==> flow/design.v (excerpt) <==
module processing_fsm(clock, reset, start_signal, size, done, 
                            buf_0_write_en, buf_1_write_en, error_buf_write_en,
                            buf_0_w_data, buf_1_w_data, error_mem_w_data,
                            buf_0_r_data, buf_1_r_data, error_mem_r_data,
                            buf_0_addr, buf_1_addr, error_mem_addr, buf_sel);
For scale: about 250 flip-flops, roughly 120 I/O pins, roughly 23000 sq um of cells after synthesis.
make LEC_CHECK=0 CAP_MARGIN=0 CORE_MARGIN=2 CORE_UTILIZATION=72 CTS_CLUSTER_SIZE=15 PLACE_DENSITY_LB_ADDON=0.02 SETUP_SLACK_MARGIN=0.68 SLEW_MARGIN=40 finish   # period 4.71 ns
run.sh (not shown) runs the stock make flow with config.mk's settings and CLKGATE_MAP_FILE=.
The first run finished with negative setup slack left.
Then changed:
Settings changed: ABC_AREA set to 1, CAP_MARGIN 0 to 20, CTS_CLUSTER_SIZE 15 to not set, PLACE_DENSITY set to 0.36, PLACE_DENSITY_LB_ADDON 0.02 to not set, SETUP_SLACK_MARGIN 0.68 to not set, SLEW_MARGIN 40 to 20, TNS_END_PERCENT set to 10.
Clock period 4.71 ns to 3.08 ns, I/O delays scaled along.
Result: Now the flow finished with negative hold slack, negative setup slack left; worst setup slack is worse by 1300 ps; wire length is higher by 37%; worst hold slack is worse by 340 ps; sequential share of layout area is lower by 2.0 points; die area is higher by 1.7%; global-route usage is higher by 12 points; cell area is higher by 9.0%; non-clock buffer count is higher by 212.
Then changed:
Settings changed: ABC_AREA 1 to not set, CORE_UTILIZATION 72 to 68, PLACE_DENSITY 0.36 to not set, TNS_END_PERCENT 10 to not set.
Clock period 3.08 ns to 5.52 ns, I/O delays scaled along.
Result: Now the flow completed with no timing, DRC or antenna violations. Routed wire length falls by 29%. Sequential share of layout area increases by 2.5 points. Flip-flop count is unchanged. Cell area drops by 11%. Global-route usage fell by 16 points. Die area rises by 4.0%.
Then changed:
Settings changed: CORE_UTILIZATION 68 to 72, TNS_END_PERCENT set to 10.
Clock period 5.52 ns to 4.07 ns, I/O delays scaled along.
This time the run produced a layout that fails on negative setup slack.
Design area went up by 5.8%.
Wire length rises by 9.4%.
Core utilization rises by 9.2 points.
Count of clock-buffer cells in the layout is higher by 3.
Global-route usage climbs by 5.8 points.
Die size went down by 5.4%.
Hold slack got worse by 190 ps.
Critical path depth does not change.
Synthesized cell count is unchanged.


Starting RTL as in the previous note.
==> flow/config.mk <==
export PLATFORM = sky130hd
export DESIGN_NAME = processing_fsm
export DESIGN_NICKNAME = processing_fsm
export VERILOG_FILES = /design/flow/design.v
export SDC_FILE = /design/flow/constraint.sdc
export NUM_CORES = 4
export LEC_CHECK = 0
export ABC_AREA = 1
export CAP_MARGIN = 0
export CORE_ASPECT_RATIO = 0.92
export CORE_MARGIN = 2
export CORE_UTILIZATION = 72
export CTS_CLUSTER_DIAMETER = 322
export GPL_TIMING_DRIVEN = 1
export HOLD_SLACK_MARGIN = 0.29
export MAX_ROUTING_LAYER = met5
export MIN_ROUTING_LAYER = met1
export PLACE_DENSITY = 0.82
export SETUP_SLACK_MARGIN = 0.09
export SLEW_MARGIN = 25
export TNS_END_PERCENT = 5
==> flow/constraint.sdc <==
create_clock -name core_clock -period 4.34 [get_ports {clock}]
set_input_delay 0.8680 -clock core_clock [delete_from_list [all_inputs] [get_ports {clock}]]
set_output_delay 0.8680 -clock core_clock [all_outputs]
set_load 0.01 [all_outputs]
The first run finished but fails on negative setup slack.
==> next run, changes <==
--- a/flow/config.mk
+++ b/flow/config.mk
@@ -8,3 +8 @@
-export ABC_AREA = 1
-export CAP_MARGIN = 0
-export CORE_ASPECT_RATIO = 0.92
+export CAP_MARGIN = 20
@@ -12,2 +10 @@
-export CORE_UTILIZATION = 72
-export CTS_CLUSTER_DIAMETER = 322
+export CORE_UTILIZATION = 33
@@ -15 +11,0 @@
-export HOLD_SLACK_MARGIN = 0.29
@@ -18 +14 @@
-export PLACE_DENSITY = 0.82
+export PLACE_DENSITY_LB_ADDON = 0.19
@@ -20,2 +16,2 @@
-export SLEW_MARGIN = 25
-export TNS_END_PERCENT = 5
+export SLEW_MARGIN = 20
+export TNS_END_PERCENT = 70
==> flow/constraint.sdc (replaced) <==
create_clock -name core_clock -period 6.49 [get_ports {clock}]
set_input_delay 1.2980 -clock core_clock [delete_from_list [all_inputs] [get_ports {clock}]]
set_output_delay 1.2980 -clock core_clock [all_outputs]
set_load 0.01 [all_outputs]
- Now the flow completed without violations
- clock skew shrinks by 0.0049 ns
- worst setup slack gains 1.2 ns
- design area fell by a few percent
==> next run, changes <==
--- a/flow/config.mk
+++ b/flow/config.mk
@@ -10 +10 @@
-export CORE_UTILIZATION = 33
+export CORE_UTILIZATION = 70
@@ -17 +17 @@
-export TNS_END_PERCENT = 70
+export TNS_END_PERCENT = 5
==> flow/constraint.sdc (replaced) <==
create_clock -name core_clock -period 4.56 [get_ports {clock}]
set_input_delay 0.9120 -clock core_clock [delete_from_list [all_inputs] [get_ports {clock}]]
set_output_delay 0.9120 -clock core_clock [all_outputs]
set_load 0.01 [all_outputs]
This time the run ran to the end with violations: negative setup slack. Die size is lower by well over a third. First-iteration DRC count went up by well over a third. Routed wire length went down slightly. Cell area rises slightly.
==> next run, changes <==
--- a/flow/config.mk
+++ b/flow/config.mk
@@ -10,6 +10 @@
-export CORE_UTILIZATION = 70
-export GPL_TIMING_DRIVEN = 1
-export MAX_ROUTING_LAYER = met5
-export MIN_ROUTING_LAYER = met1
-export PLACE_DENSITY_LB_ADDON = 0.19
-export SETUP_SLACK_MARGIN = 0.09
+export CORE_UTILIZATION = 65
@@ -17 +11,0 @@
-export TNS_END_PERCENT = 5
==> flow/constraint.sdc (replaced) <==
create_clock -name core_clock -period 4.4 [get_ports {clock}]
set_input_delay 0.8800 -clock core_clock [delete_from_list [all_inputs] [get_ports {clock}]]
set_output_delay 0.8800 -clock core_clock [all_outputs]
set_load 0.01 [all_outputs]
What happened: The changed run produced a layout that fails on negative setup slack. Count of clock-buffer cells in the layout grows by 9. Area after synthesis does not change. Setup slack is worse by 0.14 ns. Final cell count goes up by 2.0%. Critical path depth decreases by 5. Routed wire length fell by 1.5%.
==> next run, changes <==
--- a/flow/config.mk
+++ b/flow/config.mk
@@ -10 +10,2 @@
-export CORE_UTILIZATION = 65
+export CORE_UTILIZATION = 58
+export CTS_CLUSTER_DIAMETER = 40
@@ -11,0 +13 @@
+export TNS_END_PERCENT = 15
==> flow/constraint.sdc (replaced) <==
create_clock -name core_clock -period 5.0 [get_ports {clock}]
set_input_delay 1.0000 -clock core_clock [delete_from_list [all_inputs] [get_ports {clock}]]
set_output_delay 1.0000 -clock core_clock [all_outputs]
set_load 0.01 [all_outputs]
Outcome:
- The new run completed with no timing, DRC or antenna violations
- die area climbs by 12%
- worst setup slack gains 0.50 ns
- clock skew drops by 0.019 ns
- design area stays flat
- via count drops by 3.3%
- cell count hardly moves
- global-route usage drops by 4.4 points
- area after synthesis is unchanged
- clock-buffer cell count climbs by 12
